run A:
## processor
module processor
  (
   input                        clk,
   input                        rst,
   input                        boot_done,
   output reg [11:0]            status_digits,
   output reg                   halted,
   output reg [16-1:0]  instr_ptr,
   input                        instr_valid,
   input [32-1:0]      cur_instr,
   output reg                   cache_wr_en,
   output reg [16-1:0]  cache_wr_addr,
   output reg [16-1:0]  cache_wr_data,
   input                        cache_wr_done,
   output reg                   cache_rd_en,
   output reg [16-1:0]  cache_rd_addr,
   input [16-1:0]       cache_rd_data,
   input                        cache_rd_done,
   input                        pixel_wr_done,
   output reg                   pixel_en,
   output reg [7:0]             pixel_rgb,
   output reg [7:0]             pixel_x,
   output reg [7:0]             pixel_y,
   input [16-1:0]       rnd,
   output reg                   ms_time_rst,
   input [16-1:0]       ms_time,
   input [142-1:0] buf_inputs
   );
export LEC_CHECK = 0
export CAP_MARGIN = 20
export CORE_MARGIN = 2
export CORE_UTILIZATION = 44
export PLACE_DENSITY = 0.6
export SLEW_MARGIN = 20
create_clock -name core_clock -period 7.52 [get_ports {clk}]
run.sh (not shown) runs the stock make flow with config.mk's settings and CLKGATE_MAP_FILE=.
Here is what was changed in the inputs of run B compared with run A.
# run A
export LEC_CHECK = 0
export CAP_MARGIN = 20
export CORE_MARGIN = 2
export CORE_UTILIZATION = 44
export PLACE_DENSITY = 0.6
export SLEW_MARGIN = 20
create_clock -name core_clock -period 7.52 [get_ports {clk}]
# run B
export LEC_CHECK = 0
export CAP_MARGIN = 20
export CORE_MARGIN = 2
export CORE_UTILIZATION = 48
export CTS_CLUSTER_SIZE = 98
export PLACE_DENSITY = 0.6
export SLEW_MARGIN = 20
create_clock -name core_clock -period 4.38 [get_ports {clk}]
[summary]
Run B -> stages 100% | layout checks FAIL | setup timing
Changes observed in run B relative to run A: die size lower, portion of the layout cell area used by clock cells decreased by 1.1 points relative to the old numbers, detailed-routed wire length on met3 +23%.
Compared with run A, run B ends up with more cell area.
Summary: with run A as the reference, first-iteration DRC count in run B moved up by more than 10%.
Looking at critical path depth, run B sits 3 higher than run A does.
When the final numbers for run B and run A were put side by side, the total number of tap cells turned out to be greater in run A.
Lower post-placement cell area was reported by run A, not run B.
Re routed length per instance: run B is 1.1 um down on run A.
Total power up about 80% in run B wrt run A
Compared with run A, run B shows a count of nets after finishing that is 564 higher.
Changes in run C relative to run B:
# run B
export LEC_CHECK = 0
export CAP_MARGIN = 20
export CORE_MARGIN = 2
export CORE_UTILIZATION = 48
export CTS_CLUSTER_SIZE = 98
export PLACE_DENSITY = 0.6
export SLEW_MARGIN = 20
create_clock -name core_clock -period 4.38 [get_ports {clk}]
# run C
export LEC_CHECK = 0
export ABC_AREA = 1
export CAP_MARGIN = 20
export CORE_MARGIN = 2
export CORE_UTILIZATION = 65
export CTS_CLUSTER_DIAMETER = 293
export MAX_ROUTING_LAYER = met4
export PLACE_DENSITY = 0.6
export SLEW_MARGIN = 0
export TNS_END_PERCENT = 5
create_clock -name core_clock -period 7.08 [get_ports {clk}]
==> comparison <==
Delta (run C minus run B): worst setup slack grew by 0.98 ns, register cell area after layout held steady, clock-buffer cell count shrank by about 7%, final cycle utilization of the critical path shrank by 18 points. Relative to run B, the register area share after synthesis of run C is lower by 1.1 points. Looking at worst setup path category, the flop to flop result is from run B; the primary input to flop one comes from run C. Run C: full flow OK, the timing, design-rule and antenna checks passed. Run B was larger in final cell area than run C.
Inputs modified between run C and run D:
# run C
export LEC_CHECK = 0
export ABC_AREA = 1
export CAP_MARGIN = 20
export CORE_MARGIN = 2
export CORE_UTILIZATION = 65
export CTS_CLUSTER_DIAMETER = 293
export MAX_ROUTING_LAYER = met4
export PLACE_DENSITY = 0.6
export SLEW_MARGIN = 0
export TNS_END_PERCENT = 5
create_clock -name core_clock -period 7.08 [get_ports {clk}]
# run D
export LEC_CHECK = 0
export CAP_MARGIN = 20
export CORE_MARGIN = 2
export CORE_UTILIZATION = 40
export PLACE_DENSITY = 0.6
export SLEW_MARGIN = 20
create_clock -name core_clock -period 7.52 [get_ports {clk}]
[summary]
Run D — synthesized area 2.3% lower, run C as reference. Run D vs. run C: total power draw went down by about 2%. Diff run C -> run D: chip area estimate from yosys synthesis went down by 2.3%; core outline area went up by 60%; post-synthesis to final-layout area growth went up by 3.4 points.


Setup of try-quartz:
processor again, from the RTL that the note above started with.
export LEC_CHECK = 0
export CAP_MARGIN = 20
export CORE_MARGIN = 2
export CORE_UTILIZATION = 58
export PLACE_DENSITY = 0.6
export SLEW_MARGIN = 20
create_clock -name core_clock -period 4.18 [get_ports {clk}]
Finished, but not clean: try-quartz, with setup timing.
## Diff of input files: try-raven against try-quartz
- TNS_END_PERCENT now 75, previously not set
- SLEW_MARGIN now 0, was 20
- CORE_UTILIZATION now 40, was 58
- PLACE_DENSITY_LB_ADDON now 0.04, previously not set
- PLACE_DENSITY no longer set, was 0.6
- SETUP_SLACK_MARGIN now -0.3, previously not set
- CAP_MARGIN now 10, was 20
- HOLD_SLACK_MARGIN now -0.09, previously not set
- ABC_AREA now 1, previously not set
- CORE_MARGIN now 4, was 2
- GPL_ROUTABILITY_DRIVEN now 1, previously not set
- CTS_CLUSTER_SIZE now 18, previously not set
- the clock period (ns, I/O delays scaled along) now 8.86, was 4.18
Results
Summary of try-quartz and try-raven: one run falls short of a clean finish, namely try-quartz.
Cmp try-quartz and try-raven / maximum fanout encountered on the critical timing path / higher: try-raven
try-raven vs. try-quartz: clock-buffer cell count picked up an extra 22%; part of the total power dissipated in the clock network moved up; cell area down about 10%.
#### Input delta (try-harbor over try-raven)
- HOLD_SLACK_MARGIN: -0.09 -> unset
- TNS_END_PERCENT: 75 -> unset
- SLEW_MARGIN: 0 -> 20
- ABC_AREA: 1 -> unset
- GPL_ROUTABILITY_DRIVEN: 1 -> unset
- CAP_MARGIN: 10 -> 20
- CORE_MARGIN: 4 -> 2
- PLACE_DENSITY_LB_ADDON: 0.04 -> unset
- SETUP_SLACK_MARGIN: -0.3 -> 1.2
- CORE_UTILIZATION: 40 -> 46
- CTS_CLUSTER_SIZE: 18 -> unset
- the clock period (ns, I/O delays scaled along): 8.86 -> 4.18
--- outcome ---
- Of try-raven and try-harbor, just one finished clean: try-raven.
- | try-harbor | all stages done | FAIL | setup timing |
- Relative to try-raven, power dissipated in sequential cells has gone up in try-harbor.
- Peak fanout along the critical path, try-raven and try-harbor: larger value in try-raven
- Re switching power share of the total: try-raven and try-harbor aren't equal, and the lower value belongs to try-harbor.
- Worst hold slack is lower on try-harbor
- Count of fill cells added during filler insertion down 3162 in try-harbor wrt try-raven
- Looking at number of buffers other than clock buffers in the final layout across try-raven and try-harbor, the one that comes out lower is try-raven.
- try-harbor reports its prevailing logic family in the synthesized netlist as multiplexers while try-raven reports simple AND/OR/NAND/NOR gates.
- Share of the clock period used by the worst path after layout sits higher in try-harbor than in try-raven.
For try-indigo, these inputs were changed with respect to try-harbor:
- a change of CORE_UTILIZATION from 46 to 64
- an added CTS_CLUSTER_SIZE of 40
- an added PLACE_DENSITY of 0.6
- a deleted SETUP_SLACK_MARGIN that had been 1.2
- a change of the clock period (ns, I/O delays scaled along) from 4.18 to 5.22
Findings:
On horizontal die dimension: try-indigo sits below try-harbor.
Between try-harbor and try-indigo, the gate count of the mapped netlist does not differ in any meaningful way.
try-harbor → try-indigo: number of resized instances in the post-cts repair step has decreased, die area saw a decrease, number of post-CTS setup repair buffers moved down.
Of try-indigo and try-harbor, none finishes clean.
Completing all stages was not enough for try-harbor: its layout failed the final checks because of setup timing.
Stage in which a tool error killed try-indigo: global routing (5_1_grt).
Cmp try-indigo and try-harbor / number of placement rows / higher: try-harbor
Changes in try-lagoon relative to try-indigo:
- a change of CORE_UTILIZATION from 64 to 58
- a deleted CTS_CLUSTER_SIZE that had been 40
- a change of the clock period (ns, I/O delays scaled along) from 5.22 to 7.08
Findings:
- try-indigo | ERROR | global routing (5_1_grt)
- try-lagoon finished every step from synthesis to the final layout, and the layout passed the timing, design-rule and antenna checks.
- Async set-reset flop share out of synthesis: try-indigo vs try-lagoon identical
- Compared with try-indigo, in try-lagoon HPWL reported at the end of detailed placement rose by about 2.2%, sequential cell area fraction in the yosys report held steady, number of resized instances in the post-cts repair step saw a decrease.


processor again, from the RTL that the note above started with.
clock: 12.3 ns
lec_check: 0
cap_margin: 30
core_aspect_ratio: 1.03
core_margin: 7
core_utilization: 33
cts_cluster_diameter: 25
cts_cluster_size: 33
max_routing_layer: met4
place_density_lb_addon: 0.28
slew_margin: 20
tns_end_percent: 50
==> next run, changes <==
Settings changed: CAP_MARGIN 30 to 20, CORE_ASPECT_RATIO 1.03 to 0.76, CORE_MARGIN 7 to 2, CORE_UTILIZATION 33 to 60, CTS_CLUSTER_DIAMETER 25 to default, CTS_CLUSTER_SIZE 33 to 55, PLACE_DENSITY_LB_ADDON 0.28 to 0.03, SETUP_SLACK_MARGIN from default to 1.64, TNS_END_PERCENT 50 to default.
Clock period 12.3 ns to 7.6 ns, I/O delays scaled along.
Effect: Non-clock buffer count is higher by 65; die size decreases by 48%; critical path depth went down by 3; final area shrinks by 7.6%; global-route usage went up by 25 points.


garnet:
processor again, from the RTL that the note above started with.
==> flow/config.mk <==
export PLATFORM = sky130hd
export DESIGN_NAME = processor
export DESIGN_NICKNAME = processor
export VERILOG_FILES = /design/flow/design.v
export SDC_FILE = /design/flow/constraint.sdc
export NUM_CORES = 4
export LEC_CHECK = 0
export ABC_AREA = 1
export CAP_MARGIN = 30
export CELL_PAD_IN_SITES_DETAIL_PLACEMENT = 2
export CORE_MARGIN = 8
export CORE_UTILIZATION = 43
export CTS_CLUSTER_SIZE = 89
export GPL_ROUTABILITY_DRIVEN = 1
export GPL_TIMING_DRIVEN = 1
export MIN_ROUTING_LAYER = met1
export PLACE_DENSITY_LB_ADDON = 0.1
export SLEW_MARGIN = 20
export TNS_END_PERCENT = 40
==> flow/constraint.sdc <==
create_clock -name core_clock -period 8.27 [get_ports {clk}]
set_input_delay 1.6540 -clock core_clock [delete_from_list [all_inputs] [get_ports {clk}]]
set_output_delay 1.6540 -clock core_clock [all_outputs]
set_load 0.01 [all_outputs]
The flow for garnet finished, though final verification flagged capacitance limit, slew limit, setup timing.
[inputs] ember vs garnet
Settings: a change of CTS_CLUSTER_SIZE from 89 to 11; a change of CORE_UTILIZATION from 43 to 65; a change of ABC_AREA from 1 to 0; a change of GPL_ROUTABILITY_DRIVEN from 1 to 0; an added HOLD_SLACK_MARGIN of 0.02; a change of the clock period (ns, I/O delays scaled along) from 8.27 to 9.49.
==> results <==
ember | ERROR | detailed placement
Fraction of synthesized cell area in xor and xnor cells (ember over garnet): increase, 1.2 points
Compared with garnet, ember shows chip area that has gone down by more than a quarter.
In the flow results for garnet and ember, the synthesized cell count is larger on garnet.
Against garnet, ember comes in 1.1 points higher on fraction of the yosys area taken by sequential cells.
Count of cell types in the netlist: ember vs garnet up 26
The higher floorplan utilization came out of ember.
Lower x dimension of the die goes to ember over garnet.
Diff garnet -> ember | synthesized area | decrease of about 2.3%
Between garnet and ember, the area fraction in full adders, half adders and majority gates figures differ only marginally.
Relative to garnet, area fraction in compound gates after synthesis has decreased by 5.0 points in ember.
Synthesized net count for ember is lower than for garnet.
Power and IR drop assume default switching activity.
